==> indigo <==
==> flow/design.v (excerpt) <==
module a_filter_approx(
    input [31:0] x_in,
    input clk,
    input [5:0] reset,
    output [31:0] y_out);
Settings: LEC_CHECK=0, CAP_MARGIN=25, CORE_MARGIN=2, CORE_UTILIZATION=40, CTS_CLUSTER_DIAMETER=386, MIN_ROUTING_LAYER=met2, SLEW_MARGIN=20, TNS_END_PERCENT=60; clock period 14.5 ns.
run.sh (not shown) runs the stock make flow with config.mk's settings and CLKGATE_MAP_FILE=.
==> inputs of quartz, as changes to indigo <==
==> flow/config.mk (replaced) <==
export PLATFORM = sky130hd
export DESIGN_NAME = a_filter_approx
export DESIGN_NICKNAME = a_filter_approx
export VERILOG_FILES = /design/flow/design.v
export SDC_FILE = /design/flow/constraint.sdc
export NUM_CORES = 4
export LEC_CHECK = 0
export ABC_AREA = 1
export CAP_MARGIN = 20
export CORE_MARGIN = 2
export CORE_UTILIZATION = 64
export SLEW_MARGIN = 20
==> flow/constraint.sdc (replaced) <==
create_clock -name core_clock -period 6.48 [get_ports {clk}]
set_input_delay 1.2960 -clock core_clock [delete_from_list [all_inputs] [get_ports {clk}]]
set_output_delay 1.2960 -clock core_clock [all_outputs]
set_load 0.01 [all_outputs]
==> inputs of raven, as changes to indigo <==
==> flow/config.mk (replaced) <==
export PLATFORM = sky130hd
export DESIGN_NAME = a_filter_approx
export DESIGN_NICKNAME = a_filter_approx
export VERILOG_FILES = /design/flow/design.v
export SDC_FILE = /design/flow/constraint.sdc
export NUM_CORES = 4
export LEC_CHECK = 0
export CAP_MARGIN = 20
export CORE_MARGIN = 2
export CORE_UTILIZATION = 72
export PLACE_DENSITY = 0.67
export SLEW_MARGIN = 20
==> flow/constraint.sdc (replaced) <==
create_clock -name core_clock -period 7.25 [get_ports {clk}]
set_input_delay 1.4500 -clock core_clock [delete_from_list [all_inputs] [get_ports {clk}]]
set_output_delay 1.4500 -clock core_clock [all_outputs]
set_load 0.01 [all_outputs]
==> results <==
- In sequential cell count, raven and quartz do not differ.
- quartz produced a layout that fails on negative setup slack. indigo finished with timing, DRC and antenna clean. raven finished but fails on negative setup slack.
- Between indigo and raven, the lower core utilization is in indigo (gap 37 points).

==> run a: inputs <==
a_filter_approx again, from the RTL that the note above started with.
Settings: LEC_CHECK=0, CAP_MARGIN=20, CORE_ASPECT_RATIO=0.92, CORE_MARGIN=2, CORE_UTILIZATION=72, CTS_CLUSTER_SIZE=84, PLACE_DENSITY=0.35, SETUP_SLACK_MARGIN=2.35, SLEW_MARGIN=20; clock period 7.88 ns.
==> inputs of run b, as changes to run a <==
ABC_AREA = 1   (was default)
CAP_MARGIN = 40   (was 20)
CORE_ASPECT_RATIO = default   (was 0.92)
CTS_CLUSTER_SIZE = default   (was 84)
HOLD_SLACK_MARGIN = 0.29   (was default)
PLACE_DENSITY = default   (was 0.35)
SETUP_SLACK_MARGIN = -0.42   (was 2.35)
==> flow/constraint.sdc (replaced) <==
create_clock -name core_clock -period 5.45 [get_ports {clk}]
set_input_delay 1.0900 -clock core_clock [delete_from_list [all_inputs] [get_ports {clk}]]
set_output_delay 1.0900 -clock core_clock [all_outputs]
set_load 0.01 [all_outputs]
==> inputs of run c, as changes to run a <==
CORE_ASPECT_RATIO = default   (was 0.92)
CTS_CLUSTER_SIZE = default   (was 84)
SETUP_SLACK_MARGIN = 2.08   (was 2.35)
==> flow/constraint.sdc (replaced) <==
create_clock -name core_clock -period 7.25 [get_ports {clk}]
set_input_delay 1.4500 -clock core_clock [delete_from_list [all_inputs] [get_ports {clk}]]
set_output_delay 1.4500 -clock core_clock [all_outputs]
set_load 0.01 [all_outputs]
==> inputs of run d, as changes to run a <==
CORE_ASPECT_RATIO = default   (was 0.92)
CTS_CLUSTER_SIZE = default   (was 84)
==> comparison <==
- Run b never finished: it broke off in global routing (5_1_grt). Run d passed the timing, DRC and antenna checks. Run c finished with negative setup slack left. Run a completed with no timing, DRC or antenna violations.
- Wire length, highest first: run d, run c, run a.
- Against run a, the cell count of run d is higher by about 0.6%.
- Worst setup slack, lowest first: run c, run d, run a.
- Clock-buffer cell count: run d > run c > run a.
